==> flow/design.v <==
module uart_rx#(
	parameter CLK_FRE 	= 50,
	parameter UART_RATE = 115200
	) (
	input 				clk,    
	input 				rst_n,
	output 	 			recv_en,	
	output reg 	[ 7:0] 	recv_data,	
	input 				rx_pin 
);
parameter  RATE_CNT = (CLK_FRE * 1000_000 / UART_RATE) - 1;
reg [10:0] clk_cnt;
localparam WAIT = 2'd0, START = 2'd1, RECV = 2'd2, STOP = 2'd3;
reg [1:0] state;
assign recv_en = clk_cnt == RATE_CNT * 3 / 2;
reg [ 7:0] recv_data_r;
reg [ 2:0] recv_cnt;
always@(posedge clk)
	if(!rst_n)begin
		state 		<= WAIT;
		clk_cnt 	<= 0;
		recv_data 	<= 0;
	end
	else
	case(state)
		WAIT:
			if(!rx_pin)begin 
				recv_cnt <= 'd0;
				state <= START;
			end
		START:begin 
			if(clk_cnt == RATE_CNT / 2)begin 
				clk_cnt <= 0;
				state <= RECV;
			end
			else
				clk_cnt <= clk_cnt + 1;
		end
		RECV:begin 
			if(clk_cnt == RATE_CNT)begin 
				clk_cnt <= 0;
				recv_data_r[recv_cnt] <= rx_pin;
				recv_cnt <= recv_cnt + 1;
				state <= (recv_cnt == 7 )?STOP : RECV ;
			end
			else
				clk_cnt <= clk_cnt + 1;
		end
		STOP:begin 
			recv_data <= recv_data_r;
			if(clk_cnt == RATE_CNT * 3 / 2)begin 
				clk_cnt <= 0;
				state <= WAIT;
			end
			else 
				clk_cnt <= clk_cnt + 1;
		end
	endcase
endmodule
module uart_tx#(
	parameter CLK_FRE 	= 50,
	parameter UART_RATE = 115200
	) (
	input 				clk,    
	input 				rst_n,
	input 				send_en ,	
	output 	 			send_busy ,	
	input 		[ 7:0] 	send_data ,	
	output reg 			tx_pin
);
parameter  RATE_CNT = (CLK_FRE * 1000_000 / UART_RATE) - 1;
reg [10:0] clk_cnt;
localparam WAIT = 2'd0, START = 2'd1, SEND = 2'd2, STOP = 2'd3;
reg [1:0] state;
assign send_busy = state != WAIT;
reg [ 7:0] send_data_r;
reg [ 2:0] send_cnt;
always@(posedge clk)
	if(!rst_n)begin
		state 	<= WAIT;
		clk_cnt <= 0;
		tx_pin 	<= 1;
	end
	else
	case(state)
		WAIT:
			if(send_en)begin 
				send_data_r <= send_data;
				send_cnt <= 'd0;
				state <= START;
			end
		START:begin 
			tx_pin <= 0;
			if(clk_cnt == RATE_CNT)begin 
				clk_cnt <= 0;
				state <= SEND;
			end
			else
				clk_cnt <= clk_cnt + 1;
		end
		SEND:begin 
			tx_pin <= send_data_r[send_cnt];
			if(clk_cnt == RATE_CNT)begin 
				clk_cnt <= 0;
				send_cnt <= send_cnt + 1;
				state <= (send_cnt == 7 )?STOP : SEND ;
			end
			else
				clk_cnt <= clk_cnt + 1;
		end
		STOP:begin 
			tx_pin <= 1;
			if(clk_cnt == RATE_CNT)begin 
				clk_cnt <= 0;
				state <= WAIT;
			end
			else
				clk_cnt <= clk_cnt + 1;
		end
	endcase
endmodule
module uart_top (
	input 		clk,    
	input 		rst_n,
	input 		uart_rx,
	output		uart_tx
);
parameter CLK_FRE 		= 50;
parameter UART_RATE 	= 115200;
localparam SEND = 2'd0, WAIT = 2'd1;
reg [1:0] state;
reg  [31:0] wait_cnt;
reg  [ 7:0] send_cnt;
reg  [ 7:0] send_data;
reg  	    send_en;
wire [ 7:0] recv_data;
wire 		recv_en;
wire 		send_busy;
parameter 	ENG_NUM  = 9; 
parameter 	CHE_NUM  = 2; 
parameter 	DATA_NUM = CHE_NUM * 3 + ENG_NUM;  
wire [ DATA_NUM * 8 - 1:0] char_data = {8'hE4,8'hBD,8'hA0,8'hE5,8'hA5,8'hBD,"  World","\r\n"};
wire [ 7:0] char_byte = (send_cnt < DATA_NUM) ? char_data[ (DATA_NUM - 1 - send_cnt) * 8 +: 8] : 8'h00;
always@(posedge clk)
	if(!rst_n)begin
		state 		<= SEND;
		wait_cnt 	<= 0;
		send_cnt 	<= 0;
		send_en 	<= 'b0;
	end
	else
	case(state)
		SEND:begin  
			if(send_cnt == DATA_NUM + 1)begin 
				send_en 	<= 'b0;
				send_cnt 	<=  0;
				state 		<= WAIT;
			end
			else if(!send_busy)begin
				send_en 	<= 'b1;
				send_data 	<= char_byte;
				send_cnt 	<= send_cnt + 1;
			end
		end
		WAIT: 
			if(wait_cnt == CLK_FRE * 1000_000)begin 
				wait_cnt <= 0;
				state <= SEND;
			end
			else begin
				send_en <= recv_en;
				send_data <= recv_data;
				wait_cnt <= wait_cnt + 1;
			end
	endcase
uart_tx #(
	.CLK_FRE 	(CLK_FRE 	),
	.UART_RATE 	(UART_RATE 	)
	)uart_tx_m0(
	.clk 		(clk 		),
	.rst_n 		(rst_n 		),
	.send_en 	(send_en 	),
	.send_busy 	(send_busy 	),
	.send_data 	(send_data 	),
	.tx_pin 	(uart_tx 	)
	);
uart_rx #(
	.CLK_FRE 	(CLK_FRE 	),
	.UART_RATE 	(UART_RATE 	)
	)uart_rx_m0(
	.clk 		(clk 		),
	.rst_n 		(rst_n 		),
	.recv_en 	(recv_en 	),
	.recv_data 	(recv_data 	),
	.rx_pin 	(uart_rx 	)
	);
endmodule
clock: 3.12 ns
lec_check: 0
cap_margin: 20
core_margin: 2
core_utilization: 72
cts_cluster_diameter: 400
cts_cluster_size: 10
place_density_lb_addon: 0.18
setup_slack_margin: 0.92
slew_margin: 35
run.sh (not shown) runs the stock make flow with config.mk's settings and CLKGATE_MAP_FILE=.
The baseline produced a clean layout.
Then changed:
Settings changed: CORE_ASPECT_RATIO set to 0.91, CTS_CLUSTER_DIAMETER 400 to 104, CTS_CLUSTER_SIZE 10 to 12, PLACE_DENSITY_LB_ADDON 0.18 to 0.15, SLEW_MARGIN 35 to 20.
What happened: Worst hold slack stays flat. Die area stays flat. Total power goes up by a few percent. Via count stays flat.

Setup of the reference run:
// uart_top: RTL as listed in full above, without the edits since
clock: 3.12 ns
lec_check: 0
cap_margin: 0
core_margin: 2
core_utilization: 72
cts_cluster_diameter: 400
cts_cluster_size: 10
place_density_lb_addon: 0.12
setup_slack_margin: 0.92
slew_margin: 20
Changes in the trial run relative to the reference run:
Settings: CTS_CLUSTER_DIAMETER: 400 -> 104; CTS_CLUSTER_SIZE: 10 -> 12; PLACE_DENSITY_LB_ADDON: 0.12 -> 0.15; CAP_MARGIN: 0 -> 20.
--- outcome ---
The trial run finished every stage and its layout cleared the timing, DRC and antenna checks. The register-to-register slack in the trial run was higher than what the reference run gave. The trial run: half-perimeter wire length after detailed placement about 0.7% above the reference run. Changes observed in the trial run relative to the reference run: worst hold margin shows no meaningful change; non-clock buffer count shows a reduction of 5. NOTE: first-iteration DRC count in the trial run falls short of that of the reference run. Looking at the trial run and the reference run, the combinational share of cell area is a wash. The reference run leaves less setup margin than the trial run. The run showing the greater met3 wire length is the trial run. In the trial run relative to the reference run, overall power consumption had gone up slightly.

RTL: the design.v shown in full above, as it stands there.
==> flow/config.mk <==
export PLATFORM = sky130hd
export DESIGN_NAME = uart_top
export DESIGN_NICKNAME = uart_top
export VERILOG_FILES = /design/flow/design.v
export SDC_FILE = /design/flow/constraint.sdc
export NUM_CORES = 4
export LEC_CHECK = 0
export CAP_MARGIN = 0
export CORE_ASPECT_RATIO = 0.69
export CORE_MARGIN = 2
export CORE_UTILIZATION = 72
export CTS_CLUSTER_DIAMETER = 400
export CTS_CLUSTER_SIZE = 10
export PLACE_DENSITY = 0.35
export SETUP_SLACK_MARGIN = 0.92
export SLEW_MARGIN = 20
==> flow/constraint.sdc <==
create_clock -name core_clock -period 3.12 [get_ports {clk}]
set_input_delay 0.6240 -clock core_clock [delete_from_list [all_inputs] [get_ports {clk}]]
set_output_delay 0.6240 -clock core_clock [all_outputs]
set_load 0.01 [all_outputs]
==> next run, changes <==
--- a/flow/config.mk
+++ b/flow/config.mk
@@ -7,4 +7,3 @@
 export LEC_CHECK = 0
-export CAP_MARGIN = 0
-export CORE_ASPECT_RATIO = 0.69
+export CAP_MARGIN = 20
 export CORE_MARGIN = 2
@@ -13,3 +12,3 @@
 export CTS_CLUSTER_SIZE = 10
-export PLACE_DENSITY = 0.35
+export PLACE_DENSITY = 0.37
 export SETUP_SLACK_MARGIN = 0.92
Result: Routed wire length falls by about 12%; fmax rises by about 5%; synthesized cell count does not change; worst hold slack hardly moves; worst setup slack improved by 0.10 ns; clock skew rises by 0.0069 ns; power falls by about 2%; final area falls by 0.59%; register-to-register slack improved by 0.10 ns; sequential cell count does not change; sequential power hardly moves.
==> next run, changes <==
--- a/flow/config.mk
+++ b/flow/config.mk
@@ -10,6 +10,5 @@
 export CORE_UTILIZATION = 72
-export CTS_CLUSTER_DIAMETER = 400
-export CTS_CLUSTER_SIZE = 10
-export PLACE_DENSITY = 0.37
-export SETUP_SLACK_MARGIN = 0.92
+export CTS_CLUSTER_DIAMETER = 104
+export PLACE_DENSITY_LB_ADDON = 0.15
+export SETUP_SLACK_MARGIN = 0.93
 export SLEW_MARGIN = 20
Effect: Combinational power goes down by about 5%. Global-route usage goes down by 0.61 points. Utilization goes down by 0.14 points. Total power goes down by 1.1%. Register-to-register slack gains 0.02 ns. Via count goes up by 2.5%. Die area stays the same. Synthesized area is unchanged.
==> next run, changes <==
--- a/flow/config.mk
+++ b/flow/config.mk
@@ -11,2 +11,4 @@
 export CTS_CLUSTER_DIAMETER = 104
+export CTS_CLUSTER_SIZE = 14
+export HOLD_SLACK_MARGIN = 0.28
 export PLACE_DENSITY_LB_ADDON = 0.15
Effect: Die area does not change. Critical path depth does not change. Worst setup slack is unchanged. Global-route usage does not change. Non-clock buffer count does not change. Via count does not change. Hold slack stays the same. Final area stays the same.

run 1:
// uart_top: RTL as listed in full above, without the edits since
Settings: LEC_CHECK=0, CAP_MARGIN=20, CELL_PAD_IN_SITES_GLOBAL_PLACEMENT=3, CORE_MARGIN=2, CORE_UTILIZATION=37, CTS_CLUSTER_DIAMETER=223, CTS_CLUSTER_SIZE=63, PLACE_DENSITY=0.39, SLEW_MARGIN=20, TNS_END_PERCENT=100; clock period 20.0 ns.
Run 1: all stages complete, timing, DRC and antenna checks passed
What run 2 does differently from run 1 at the input level:
- clearing PLACE_DENSITY, which used to be 0.39
- putting ABC_AREA at 1 where nothing was set
- swapping 20 for 35 in SLEW_MARGIN
- swapping 100 for 20 in TNS_END_PERCENT
- swapping 63 for 26 in CTS_CLUSTER_SIZE
- swapping 223 for 73 in CTS_CLUSTER_DIAMETER
- putting CELL_PAD_IN_SITES_DETAIL_PLACEMENT at 1 where nothing was set
- putting CORE_ASPECT_RATIO at 0.55 where nothing was set
- swapping 2 for 5 in CORE_MARGIN
- putting HOLD_SLACK_MARGIN at 0.04 where nothing was set
- swapping 37 for 40 in CORE_UTILIZATION
- putting GPL_ROUTABILITY_DRIVEN at 1 where nothing was set
--- outcome ---
Of run 1 and run 2, the run reporting the lower clock network contribution to total cell area was run 2. Comparing run 1 and run 2, the higher count of clock-buffer cells in the layout is on run 2. Where final wirelength is concerned, run 1 is better than run 2. Sort run 1 and run 2 by hold slack, descending, and run 2 comes first. Layout overhead on the synthesized area in run 2 vs run 1: down 0.70 points. Diff run 1 -> run 2: non-clock buffer count in the final layout decreased by 1 relative to the old numbers; time the worst path needs with I/O delays and setup went up. Lower overall power consumption goes to run 1 over run 2. met2 usage came out higher on run 2 than on run 1.
Inputs modified between run 2 and run 3:
- CELL_PAD_IN_SITES_GLOBAL_PLACEMENT removed (was 3)
- CORE_ASPECT_RATIO changed from 0.55 to 0.71
- CORE_MARGIN changed from 5 to 2
- CTS_CLUSTER_DIAMETER changed from 73 to 272
- SLEW_MARGIN changed from 35 to 20
- CELL_PAD_IN_SITES_DETAIL_PLACEMENT removed (was 1)
- CTS_CLUSTER_SIZE removed (was 26)
- GPL_ROUTABILITY_DRIVEN removed (was 1)
- HOLD_SLACK_MARGIN removed (was 0.04)
- TNS_END_PERCENT changed from 20 to 5
Notes after the runs:
The number of placed instances, taps included number comes out higher for run 3 vs run 2.
Looking only at critical path arrival, and setting everything else aside, the lower value of run 3 and run 2 goes to run 2.
Run 2 → run 3: area growth from synthesis to layout decreased by 0.31 points relative to the old numbers, global-route usage decreased by 3.7 points relative to the old numbers, routability congestion estimate from global placement increased by 8.2% relative to the old numbers, power decreased by about 4% relative to the old numbers.
Non-clock buffer count sits higher in run 3 than in run 2.
Compared with run 2, run 3 shows a lower logic gate share of total power.
Final non-filler cell area essentially unchanged between run 2 and run 3.
--- input diff run 3..run 4 ---
- a change of CORE_MARGIN from 2 to 5
- a change of CORE_ASPECT_RATIO from 0.71 to 0.55
- a change of SLEW_MARGIN from 20 to 35
- an added CELL_PAD_IN_SITES_DETAIL_PLACEMENT of 1
- an added GPL_ROUTABILITY_DRIVEN of 0
- a change of TNS_END_PERCENT from 5 to 20
- an added CELL_PAD_IN_SITES_GLOBAL_PLACEMENT of 3
- a deleted CTS_CLUSTER_DIAMETER that had been 272
- an added CTS_CLUSTER_SIZE of 26
- an added HOLD_SLACK_MARGIN of 0.04
Findings:
[run 4 vs run 3] final hold slack: higher in run 4. Fraction of standard cell area that is sequential essentially unchanged between run 4 and run 3. Run 4 vs run 3 on combinational cell fraction of total power: run 4 is the higher one. Final critical-path share of the clock period, run 4 and run 3, higher one = run 3. Run 3 → run 4: final critical-path setup slack grew by 0.17 ns; area of all placed cells without fillers held steady; maximum frequency grew by about 3%.

Starts from the design.v that is shown in full above.
export LEC_CHECK = 0
export CAP_MARGIN = 20
export CORE_MARGIN = 2
export CORE_UTILIZATION = 70
export CTS_CLUSTER_SIZE = 24
export SLEW_MARGIN = 20
create_clock -name core_clock -period 15.6 [get_ports {clk}]
==> next run, changes <==
Settings changed: CORE_UTILIZATION 70 to 64, CTS_CLUSTER_SIZE 24 to default.
Clock period 15.6 ns to 5.61 ns, I/O delays scaled along.
Outcome: Final cell count grows by 0.43%. Routed wire length went down by about 1%. Register-to-register slack is worse by 9.9 ns. Die area is higher by about 9%. Clock-buffer cell count does not change. Total power rose to 2.7 times its value. Synthesized area is unchanged. Clock skew came out higher by 0.0048 ns. Sequential share of layout area rises by 0.15 points.
==> next run, changes <==
Settings changed: CORE_UTILIZATION 64 to 40.
=> The changed run completed without violations; total power climbs by 12%; wire length climbs by 0.53%; die area climbs by 57%; worst setup slack gains 0.38 ns; utilization drops by 25 points; cell area climbs by 3.8%; sequential power hardly moves; flip-flop count stays the same; cell count climbs by 10%.

Setup of job 8658:
// uart_top: RTL as listed in full above, without the edits since
clock: 3.12 ns
lec_check: 0
cap_margin: 20
core_aspect_ratio: 0.91
core_margin: 2
core_utilization: 72
cts_cluster_diameter: 28
cts_cluster_size: 14
hold_slack_margin: -0.09
place_density_lb_addon: 0.15
setup_slack_margin: 0.93
slew_margin: 20
The inputs of job 9472 differ from those of job 8658 as listed below.
- HOLD_SLACK_MARGIN removed (was -0.09)
- CAP_MARGIN changed from 20 to 5
- SETUP_SLACK_MARGIN changed from 0.93 to 0.92
- CTS_CLUSTER_DIAMETER changed from 28 to 104
Notes after the runs:
Areal power density over the cells up 0.32% in job 9472 wrt job 8658. Per the comparison of job 9472 with job 8658, tally of non-filler cells in the final layout went down; met3 routing resource usage after global routing barely changed; synthesis-to-finish area growth down 0.55 points. Going from job 8658 to job 9472, the sequential share of layout area was found to have gone up by 0.18 points. Compared job 9472 against job 8658; total power draw within noise. Clock group share of total power of job 9472 is on par with job 8658. On job 9472: buffer share of cell area is 0.37 points lower than what job 8658 gave. Slack of the critical path: job 9472 vs job 8658 up 0.0067 ns. Summary of job 9472 over job 8658: ratio of final minimum period to clock period lost 0.22 points; data required time of the critical path held steady.
Input changes introduced in job 6689 (baseline for comparison: job 9472):
- a change of CAP_MARGIN from 5 to 20
- a deleted CTS_CLUSTER_SIZE that had been 14
- a change of SETUP_SLACK_MARGIN from 0.92 to 0.77
- a deleted CORE_ASPECT_RATIO that had been 0.91
- a deleted PLACE_DENSITY_LB_ADDON that had been 0.15
Results
Sort job 9472 and job 6689 by global routing met1 resource utilization, ascending, and job 6689 comes first.
Reported for job 9472 and job 6689, area of the synthesized netlist per yosys stat turned out identical to the last digit.
Summary: with job 9472 as the reference, global-route wire length before repair in job 6689 moved up slightly.
The core utilization number comes out higher for job 6689 vs job 9472.
Worst-case headroom to the max-slew limit was higher in the run labelled job 6689.
Summary: with job 9472 as the reference, post-route cell area in job 6689 moved down slightly.
Arrival time at the worst endpoint delta for job 6689 relative to job 9472: 0.16 ns higher
In terms of total die area, job 9472 and job 6689 differ only marginally.
Job 6689 vs job 9472: post-detailed-route wirelength per cell down in job 6689
Minimum clock period after layout: job 6689 worse than job 9472
### job 6689 -> job 5257
- changing SETUP_SLACK_MARGIN from 0.77 to 0.93
- setting PLACE_DENSITY_LB_ADDON to 0.15 for the first time
- setting CTS_CLUSTER_SIZE to 14 for the first time
- setting CORE_ASPECT_RATIO to 0.92 for the first time
[summary]
Compared with job 6689, in job 5257 post-route worst setup slack shows an increase of 0.12 ns, maximum clock frequency now larger, worst hold margin -0.0057 ns.
Job 5257 ends up with higher routed wire length than job 6689 does.
No activity file was given, so power comes from the tool's default toggle rates.
